==> run a <==
## fpmultiplier
module fpmultiplier (output logic [31:0] product, output logic ready,
		input logic [31:0] a, input logic clock, nreset);
make LEC_CHECK=0 ABC_AREA=1 CAP_MARGIN=20 CELL_PAD_IN_SITES_GLOBAL_PLACEMENT=0 CORE_ASPECT_RATIO=1.84 CORE_MARGIN=2 CORE_UTILIZATION=72 CTS_CLUSTER_SIZE=24 MAX_ROUTING_LAYER=met4 PLACE_DENSITY_LB_ADDON=0.01 SETUP_SLACK_MARGIN=0.23 SLEW_MARGIN=20 TNS_END_PERCENT=80 finish   # period 2.57 ns
run.sh (not shown) runs the stock make flow with config.mk's settings and CLKGATE_MAP_FILE=.
==> run b: changes against run a <==
==> flow/config.mk (replaced) <==
export PLATFORM = sky130hd
export DESIGN_NAME = fpmultiplier
export DESIGN_NICKNAME = fpmultiplier
export VERILOG_FILES = /design/flow/design.v
export SDC_FILE = /design/flow/constraint.sdc
export NUM_CORES = 4
export LEC_CHECK = 0
export CAP_MARGIN = 20
export CELL_PAD_IN_SITES_GLOBAL_PLACEMENT = 0
export CORE_ASPECT_RATIO = 1.3
export CORE_MARGIN = 2
export CORE_UTILIZATION = 71
export CTS_CLUSTER_SIZE = 24
export MAX_ROUTING_LAYER = met4
export PLACE_DENSITY_LB_ADDON = 0.16
export SLEW_MARGIN = 20
==> flow/constraint.sdc (replaced) <==
create_clock -name core_clock -period 6.56 [get_ports {clock}]
set_input_delay 1.3120 -clock core_clock [delete_from_list [all_inputs] [get_ports {clock}]]
set_output_delay 1.3120 -clock core_clock [all_outputs]
set_load 0.01 [all_outputs]
==> run c: changes against run a <==
==> flow/config.mk (replaced) <==
export PLATFORM = sky130hd
export DESIGN_NAME = fpmultiplier
export DESIGN_NICKNAME = fpmultiplier
export VERILOG_FILES = /design/flow/design.v
export SDC_FILE = /design/flow/constraint.sdc
export NUM_CORES = 4
export LEC_CHECK = 0
export ABC_AREA = 1
export CAP_MARGIN = 20
export CORE_MARGIN = 2
export CORE_UTILIZATION = 72
export PLACE_DENSITY = 0.6
export SETUP_SLACK_MARGIN = 0.72
export SLEW_MARGIN = 20
export TNS_END_PERCENT = 10
==> flow/constraint.sdc (replaced) <==
create_clock -name core_clock -period 3.59 [get_ports {clock}]
set_input_delay 0.7180 -clock core_clock [delete_from_list [all_inputs] [get_ports {clock}]]
set_output_delay 0.7180 -clock core_clock [all_outputs]
set_load 0.01 [all_outputs]
==> run d: changes against run a <==
==> flow/config.mk (replaced) <==
export PLATFORM = sky130hd
export DESIGN_NAME = fpmultiplier
export DESIGN_NICKNAME = fpmultiplier
export VERILOG_FILES = /design/flow/design.v
export SDC_FILE = /design/flow/constraint.sdc
export NUM_CORES = 4
export LEC_CHECK = 0
export CAP_MARGIN = 20
export CELL_PAD_IN_SITES_GLOBAL_PLACEMENT = 0
export CORE_ASPECT_RATIO = 1.3
export CORE_MARGIN = 4
export CORE_UTILIZATION = 35
export CTS_CLUSTER_SIZE = 24
export MAX_ROUTING_LAYER = met4
export PLACE_DENSITY_LB_ADDON = 0.16
export SLEW_MARGIN = 20
==> flow/constraint.sdc (replaced) <==
create_clock -name core_clock -period 8.18 [get_ports {clock}]
set_input_delay 1.6360 -clock core_clock [delete_from_list [all_inputs] [get_ports {clock}]]
set_output_delay 1.6360 -clock core_clock [all_outputs]
set_load 0.01 [all_outputs]
==> comparison table <==
quantity	run d	run c	run a	run b
Outcome	no timing/DRC/antenna violations	finished with violations	aborted with a tool error	finished with violations
Failing step	-	-	global routing	-
Violated checks	-	setup timing	-	setup timing
Clock latency of the later-clocked register in the worst-skew pair	0.46 ns	0.47 ns	-	0.44 ns
Class of the most critical hold timing path	reg2reg	reg2reg	-	reg2reg
Number of cells traversed by the worst register-to-register path	23	23	-	21
Share of the final layout cell area in multi-input gates	66.7%	60.2%	-	63.8%
Xor/xnor share	1.04%	0.408%	0.408%	1.04%
Sequential group power	724 uW	1.65 mW	-	902 uW
Clock tree from TritonCTS	yes	yes	-	yes
Final worst path period share	94.3%	195%	-	110%
Worst reg2reg setup slack	0.47 ns	-3.39 ns	-	-0.62 ns
Die extent in y	310 um	193 um	261 um	216 um
Minimum hold slack	0.414 ns	0.400 ns	-	0.410 ns
Seq share, synth	15.3%	14.5%	14.5%	15.3%
Final setup violation count	0	25	-	25
X dimension of the die	240 um	193 um	143 um	167 um
Area figure in the yosys stat output	0.0245 sq mm	0.0258 sq mm	0.0258 sq mm	0.0245 sq mm
Multi-input combinational gate total	1711	2009	-	1711
Arrival @ worst endpoint	7.94 ns	7.17 ns	-	7.44 ns

* * *

==> v15 <==
==> flow/design.v <==
module fpmultiplier (output logic [31:0] product, output logic ready,
		input logic [31:0] a, input logic clock, nreset);
enum {activation, start, loada, loadb, check, special, regularcalculation,carries, final_output}state;
logic [31:0] multi_a, multi_b;
logic [47:0] manti_48bit;
logic [22:0] manti_23bit; 
logic [9:0] expon; 
logic sign;
logic infinite_a,NaN_a,zero_a,infinite_b,NaN_b,zero_b; 
assign  infinite_a = (multi_a[30:23]==8'b11111111)&&(multi_a[22:0]==0);
assign  NaN_a = (multi_a[30:23]==8'b11111111)&&(multi_a[22:0]!=0);
assign  zero_a = (multi_a[30:23]==0);
assign  infinite_b = (multi_b[30:23]==8'b11111111)&&(multi_b[22:0]==0);
assign  NaN_b = (multi_b[30:23]==8'b11111111)&&(multi_b[22:0]!=0);
assign  zero_b = (multi_b[30:23]==0); 
always_ff @(posedge clock, negedge nreset)
if (~nreset)
  begin 
  product <=0;
  multi_a <= 0;
  multi_b <= 0;
  state <= start;
  ready <= 0;
  end
else
begin 
  case (state)
    activation:
           begin
           ready <=1;
           end
    start: 
           begin
           ready <= 0;
           state <= loada;
           end
    loada: 
           begin 
           multi_a <= a;
           state <= loadb;
           end
    loadb: 
           begin
           multi_b <= a;
           state <= check;        
           end
    check:
           begin
           sign <= multi_a[31]^multi_b[31];
           if(NaN_a||infinite_a||zero_a||NaN_b||infinite_b||zero_b)
           state <= special;
           else
           state <= regularcalculation;
           end
    special:
           begin
            state <= final_output;
            if (NaN_a||NaN_b) 
              begin
              expon <= 10'b0011111111;
              manti_23bit <= 1;
              end
            else if (infinite_a||infinite_b) 
              begin
              if (zero_a|zero_b)  
                begin
                expon <= 10'b0011111111;
                manti_23bit <= 1;  
                end
              else 
                begin
                expon <= 10'b0011111111;
                manti_23bit <= 0;
                end
              end
            else 
              begin 
              expon <= 10'b0000000000;
              manti_23bit <= 0;
              end
           end
    regularcalculation:
           begin
           state <= carries;
           sign <= multi_a[31]^multi_b[31];
           manti_48bit <= {1'b1, {multi_a[22:0]}}*{1'b1, {multi_b[22:0]}};
           expon <= {2'b00,multi_a[30:23]}+{2'b00,multi_b[30:23]}-10'd127; 
           end 
    carries:
           begin 
           state <= final_output;
           if (manti_48bit[47]==1)  
             begin
             expon <= expon + 1'b1; 
             manti_48bit <= manti_48bit>>1|{{25{1'b0}},1'b1,{22{1'b0}}}; 
             end
           else
             begin  
             manti_48bit <= manti_48bit|{{25{1'b0}},1'b1,{22{1'b0}}}; 
             end
           end
    final_output:
           begin 
           ready <= 1;
           state <= start;        
           if (NaN_a||infinite_a||zero_a||NaN_b||infinite_b||zero_b)
             product <= {sign,expon[7:0],manti_23bit};
           else if ($signed(expon) >= 255)
             product <= {sign,8'b11111111,23'd0};
           else if ($signed(expon) <= 0)
             product <= {sign,31'd0};
           else 
             product <= {sign,expon[7:0],manti_48bit[45:23]};
           end 
  endcase
end
endmodule
==> flow/run.sh <==
#!/bin/bash
# the make line also repeats each setting of config.mk as NAME=value (left out here)
make -C /OpenROAD-flow-scripts/flow DESIGN_CONFIG=/design/flow/config.mk WORK_HOME=/design/flow/orfs CLKGATE_MAP_FILE= finish
==> flow/config.mk <==
export PLATFORM = sky130hd
export DESIGN_NAME = fpmultiplier
export DESIGN_NICKNAME = fpmultiplier
export VERILOG_FILES = /design/flow/design.v
export SDC_FILE = /design/flow/constraint.sdc
export NUM_CORES = 4
export LEC_CHECK = 0
export CAP_MARGIN = 20
export CORE_MARGIN = 2
export CORE_UTILIZATION = 72
export CTS_CLUSTER_DIAMETER = 252
export PLACE_DENSITY = 0.37
export SLEW_MARGIN = 20
==> flow/constraint.sdc <==
create_clock -name core_clock -period 6.16 [get_ports {clock}]
set_input_delay 1.2320 -clock core_clock [delete_from_list [all_inputs] [get_ports {clock}]]
set_output_delay 1.2320 -clock core_clock [all_outputs]
set_load 0.01 [all_outputs]
==> v33: changes against v15 <==
Settings changed: CORE_UTILIZATION 72 to 36, CTS_CLUSTER_DIAMETER 252 to not set, PLACE_DENSITY 0.37 to 0.6.
==> flow/constraint.sdc (replaced) <==
create_clock -name core_clock -period 13.4 [get_ports {clock}]
set_input_delay 2.6800 -clock core_clock [delete_from_list [all_inputs] [get_ports {clock}]]
set_output_delay 2.6800 -clock core_clock [all_outputs]
set_load 0.01 [all_outputs]
==> comparison table <==
Combinational fraction of the cell area: v15 0.6338; v33 0.6740
Portion of total power attributed to sequential cells: v15 0.476; v33 0.459
Post-route minimum period: v15 7.030 ns; v33 8.319 ns
Internal power summed over all cells: v15 1566 uW; v33 720.7 uW
Final standard cell count with taps included and fillers excluded: v15 3326; v33 3479
Final worst path period share: v15 1.141; v33 0.6208
Average vias per placed instance: v15 6.033; v33 5.149
Vias: v15 20070; v33 17910
Run status: v15 complete, but fails checks; v33 finished clean
Violated checks: v15 negative setup slack; v33 -
Pin count of the biggest net entering global routing: v15 75; v33 70
Worst setup slack after layout: v15 -0.8699 ns; v33 5.081 ns
Power in sequential cells: v15 962 uW; v33 442 uW
Cell leakage power: v15 0.01457 uW; v33 0.01303 uW
Maximum fanout encountered on the critical timing path: v15 5; v33 21
Post-Route Setup TNS: v15 -17.05 ns; v33 0 ns
Delay of the slowest critical-path stage: v15 0.59 ns; v33 1.04 ns
# resized after CTS: v15 110; v33 0
Peak supply drop: v15 0.0002639 V; v33 0.00008081 V
Total power after layout: v15 2023 uW; v33 963.5 uW
Chip Height: v15 188.5 um; v33 264.9 um
Power and IR drop assume default switching activity.
